run A:
==> flow/design.v <==
module control_unit(
    input clk, rst,
    output reg a_sel, b_sel, PP1_CE, PP2_CE, add, PR_CE, PI_CE
);
    parameter S1 = 3'b001,
              S2 = 3'b010,
              S3 = 3'b011,
              S4 = 3'b100,
              S5 = 3'b101;
    reg [2:0] state, next;
    always @(posedge clk or posedge rst) begin
        if (rst)
            state <= S1;
        else
            state <= next;
    end
    always @(*) begin
        next = S1;
        PP1_CE = 0;
        PP2_CE = 0;
        add = 0;
        PR_CE = 0;
        PI_CE = 0;
        a_sel = 0;
        b_sel = 0;
        case (state) 
            S1: begin
					if(!rst)
                next = S2;
                PP1_CE = 1;
            end
            S2: begin
                next = S3;
                a_sel = 1;
                b_sel = 1;					 
                PP2_CE = 1;
            end
            S3: begin
                next = S4;
                b_sel = 1;
                PP1_CE = 1;					
                add = 1;
                PR_CE = 1;
            end
            S4: begin
                next = S5;
                a_sel = 1;
                PP2_CE = 1;
            end
            S5: begin
                next = S1;
                PI_CE = 1;
            end
        endcase
    end
endmodule
module datapath(
    input clk, rst,
    input a_sel, b_sel, PP1_CE, PP2_CE, add, PR_CE, PI_CE,
    input [11:0] ar, ai, br, bi,
    output reg [23:0] Pr, Pi
);
    wire [11:0] a_mux, b_mux;
    reg [23:0] PP1, PP2, PPs;
    wire [23:0] pro;
    assign a_mux = a_sel ? ai : ar;
    assign b_mux = b_sel ? bi : br;
    assign pro = a_mux * b_mux;  
    always @(posedge clk or posedge rst) begin
        if (rst) begin
            PP1 <= 0;
            PP2 <= 0;
        end else begin
            if (PP1_CE) 
                PP1 <= pro;
            if (PP2_CE) 
                PP2 <= pro;
        end
    end
    always @(*) begin
        if (!add)
            PPs = PP1 + PP2;
        else
            PPs = PP1 - PP2;
    end
    always @(posedge clk or posedge rst) begin
        if (rst) begin
            Pr <= 0;
            Pi <= 0;
        end else begin
            if (PR_CE) 
                Pr <= PPs;
            if (PI_CE) 
                Pi <= PPs;
        end
    end
endmodule
module top(
    input rst, clk,
    input [11:0] ar, ai, br, bi,
    output [23:0] Pi, Pr
);
    wire PP1_CE, PP2_CE, a_sel, b_sel, add, PI_CE, PR_CE;
    control_unit uut1(
        .clk(clk),
        .rst(rst),
        .a_sel(a_sel),
        .b_sel(b_sel),
        .PP1_CE(PP1_CE),
        .PP2_CE(PP2_CE),
        .add(add),
        .PR_CE(PR_CE),
        .PI_CE(PI_CE)
    );
    datapath uut2(
        .clk(clk),
        .rst(rst),
        .a_sel(a_sel),
        .b_sel(b_sel),
        .PP1_CE(PP1_CE),
        .PP2_CE(PP2_CE),
        .add(add),
        .PR_CE(PR_CE),
        .PI_CE(PI_CE),
        .ar(ar),
        .ai(ai),
        .br(br),
        .bi(bi),
        .Pr(Pr),
        .Pi(Pi)
    );
endmodule
Settings: LEC_CHECK=0, ABC_AREA=1, CAP_MARGIN=40, CORE_ASPECT_RATIO=0.5, CORE_MARGIN=2, CORE_UTILIZATION=72, CTS_CLUSTER_DIAMETER=391, CTS_CLUSTER_SIZE=95, HOLD_SLACK_MARGIN=0.19, SLEW_MARGIN=20; clock period 2.19 ns.
run.sh (not shown) runs the stock make flow with config.mk's settings and CLKGATE_MAP_FILE=.
Run A | ERROR | clock tree synthesis (4_1_cts)
Modified inputs, run B compared to run A
# run A
export LEC_CHECK = 0
export ABC_AREA = 1
export CAP_MARGIN = 40
export CORE_ASPECT_RATIO = 0.5
export CORE_MARGIN = 2
export CORE_UTILIZATION = 72
export CTS_CLUSTER_DIAMETER = 391
export CTS_CLUSTER_SIZE = 95
export HOLD_SLACK_MARGIN = 0.19
export SLEW_MARGIN = 20
create_clock -name core_clock -period 2.19 [get_ports {clk}]
# run B
export LEC_CHECK = 0
export ABC_AREA = 1
export CAP_MARGIN = 0
export CORE_MARGIN = 2
export CORE_UTILIZATION = 72
export CTS_CLUSTER_DIAMETER = 391
export CTS_CLUSTER_SIZE = 13
export PLACE_DENSITY_LB_ADDON = 0.14
export SETUP_SLACK_MARGIN = 0.22
export SLEW_MARGIN = 20
export TNS_END_PERCENT = 5
create_clock -name core_clock -period 2.19 [get_ports {clk}]
### Flow results
Run B did not finish; the tool stopped in clock tree synthesis (4_1_cts) with error DPL-0038. Re number of synthesized register bits: no difference whatsoever between run A and run B. Worst-case setup slack after placement is higher on run A. Horizontal die size, run A and run B: larger value in run A.

========
## job 7907
RTL: the design.v shown in full above, as it stands there.
clock: 9.76 ns
lec_check: 0
cap_margin: 20
cell_pad_in_sites_detail_placement: 2
core_margin: 4
core_utilization: 40
gpl_timing_driven: 0
hold_slack_margin: 0.19
min_routing_layer: met2
place_density: 0.76
slew_margin: 35
FAIL job 7907 @ global routing: tool exited with error
Setup changes, job 7907 to job 9317
# job 7907
export LEC_CHECK = 0
export CAP_MARGIN = 20
export CELL_PAD_IN_SITES_DETAIL_PLACEMENT = 2
export CORE_MARGIN = 4
export CORE_UTILIZATION = 40
export GPL_TIMING_DRIVEN = 0
export HOLD_SLACK_MARGIN = 0.19
export MIN_ROUTING_LAYER = met2
export PLACE_DENSITY = 0.76
export SLEW_MARGIN = 35
create_clock -name core_clock -period 9.76 [get_ports {clk}]
# job 9317
export LEC_CHECK = 0
export ABC_AREA = 1
export CAP_MARGIN = 20
export CELL_PAD_IN_SITES_DETAIL_PLACEMENT = 2
export CELL_PAD_IN_SITES_GLOBAL_PLACEMENT = 3
export CORE_MARGIN = 4
export CORE_UTILIZATION = 54
export CTS_CLUSTER_DIAMETER = 303
export CTS_CLUSTER_SIZE = 81
export GPL_TIMING_DRIVEN = 0
export HOLD_SLACK_MARGIN = 0.19
export MIN_ROUTING_LAYER = met1
export PLACE_DENSITY = 0.76
export SETUP_SLACK_MARGIN = 0.52
export SLEW_MARGIN = 25
create_clock -name core_clock -period 5.16 [get_ports {clk}]
## What came out
What ended job 9317 was a tool error in global placement without I/O; the run never finished.
Simple-gate share of the synthesized area delta for job 9317 relative to job 7907: 12 points higher
NOTE chip area line of the yosys report job 7907->job 9317 increased by a few percent
Of the two values seen for main logic family after synthesis, adder cells was produced by job 7907 and simple AND/OR/NAND/NOR gates by job 9317.
Job 9317 vs. job 7907: multiplexer share of the synthesized area went down by 7.3 points.
Compared with job 7907, in job 9317 area fraction in full adders, half adders and majority gates decreased 1.8 points; initial core utilization went up; netlist area before placement saw an increase.
Input changes introduced in job 5374 (baseline for comparison: job 9317):
# job 9317
export LEC_CHECK = 0
export ABC_AREA = 1
export CAP_MARGIN = 20
export CELL_PAD_IN_SITES_DETAIL_PLACEMENT = 2
export CELL_PAD_IN_SITES_GLOBAL_PLACEMENT = 3
export CORE_MARGIN = 4
export CORE_UTILIZATION = 54
export CTS_CLUSTER_DIAMETER = 303
export CTS_CLUSTER_SIZE = 81
export GPL_TIMING_DRIVEN = 0
export HOLD_SLACK_MARGIN = 0.19
export MIN_ROUTING_LAYER = met1
export PLACE_DENSITY = 0.76
export SETUP_SLACK_MARGIN = 0.52
export SLEW_MARGIN = 25
create_clock -name core_clock -period 5.16 [get_ports {clk}]
# job 5374
export LEC_CHECK = 0
export CAP_MARGIN = 20
export CORE_MARGIN = 2
export CORE_UTILIZATION = 50
export SLEW_MARGIN = 20
create_clock -name core_clock -period 6.62 [get_ports {clk}]
==> results <==
Job 5374: flow completed, timing, DRC and antenna clean. From job 9317 to job 5374 the numbers moved as follows: average size of a mapped cell increased 22%, total standard cell area after synthesis decreased 6.1%, area share of xor/xnor cells in the synthesized design increased 1.4 points, placeable core area increased 520 um^2, synthesized net count decreased 20%. Summary of job 5374 over job 9317: starting density of the core fell by 4.7 points; chip height now sits lower; yosys synthesis chip area lost 6.1%.
Here is what was changed in the inputs of job 7634 compared with job 5374.
# job 5374
export LEC_CHECK = 0
export CAP_MARGIN = 20
export CORE_MARGIN = 2
export CORE_UTILIZATION = 50
export SLEW_MARGIN = 20
create_clock -name core_clock -period 6.62 [get_ports {clk}]
# job 7634
export LEC_CHECK = 0
export ABC_AREA = 0
export CAP_MARGIN = 20
export CORE_MARGIN = 2
export CORE_UTILIZATION = 64
export PLACE_DENSITY = 0.43
export SLEW_MARGIN = 20
export TNS_END_PERCENT = 10
create_clock -name core_clock -period 3.68 [get_ports {clk}]
- Ran to the end and failed final checks on setup timing: job 7634.
- When job 7634 is measured against job 5374, its core utilization before placement turns out 15 points higher.
- Job 7634 against job 5374: hold slack increased by 0.022 ns relative to the old numbers, number of buffers added for setup after CTS moved up.
- Sort job 5374 and job 7634 by number of filler cells placed in the layout, ascending, and job 7634 comes first.
The inputs of job 7736 differ from those of job 7634 as listed below.
# job 7634
export LEC_CHECK = 0
export ABC_AREA = 0
export CAP_MARGIN = 20
export CORE_MARGIN = 2
export CORE_UTILIZATION = 64
export PLACE_DENSITY = 0.43
export SLEW_MARGIN = 20
export TNS_END_PERCENT = 10
create_clock -name core_clock -period 3.68 [get_ports {clk}]
# job 7736
export LEC_CHECK = 0
export ABC_AREA = 1
export CAP_MARGIN = 20
export CORE_MARGIN = 2
export CORE_UTILIZATION = 72
export CTS_CLUSTER_SIZE = 99
export PLACE_DENSITY = 0.43
export SLEW_MARGIN = 20
create_clock -name core_clock -period 5.52 [get_ports {clk}]
### Flow results
Flow for job 7736 halted at global routing, error code GRT-0116.
On job 7736: site row count is 2.2% lower than what job 7634 gave.
Taking job 7634 as the reference, in job 7736 share of cell area taken by muxes after synthesis went down by 7.3 points; count of placed standard cells including taps went up by about 17%.
The distinct cell type count of the synthesized netlist in job 7736 is 0.71 times that in job 7634.
Summary of job 7736 over job 7634: die area moved down; area after synthesis climbed 690 um^2.
The inputs of job 176 differ from those of job 7736 as listed below.
# job 7736
export LEC_CHECK = 0
export ABC_AREA = 1
export CAP_MARGIN = 20
export CORE_MARGIN = 2
export CORE_UTILIZATION = 72
export CTS_CLUSTER_SIZE = 99
export PLACE_DENSITY = 0.43
export SLEW_MARGIN = 20
create_clock -name core_clock -period 5.52 [get_ports {clk}]
# job 176
export LEC_CHECK = 0
export CAP_MARGIN = 40
export CORE_MARGIN = 2
export CORE_UTILIZATION = 72
export SLEW_MARGIN = 20
create_clock -name core_clock -period 3.75 [get_ports {clk}]
==> results <==
Comparing the two runs side by side, job 176 comes out ahead of job 7736 on die area. [job 176] distinct cell type count of the synthesized netlist rose about 40% relative to job 7736. Summary of job 176 over job 7736: xor-xnor portion of the synthesized cell area increased by 1.4 points relative to the old numbers, area of the core region decreased by 5.5% relative to the old numbers, global placement routability congestion decreased by 0.037 relative to the old numbers. Looking only at area share of fa/ha/maj cells after synthesis, and setting everything else aside, the higher value of job 176 and job 7736 goes to job 176. The post-detailed-placement half-perimeter wirelength of job 176 falls short of that of job 7736 by about 0.4%. When job 176 is measured against job 7736, its cell count in the Yosys report turns out 368 lower. Yosys chip area for job 176 is lower than for job 7736. Stage in which a tool error killed job 176: clock tree synthesis.
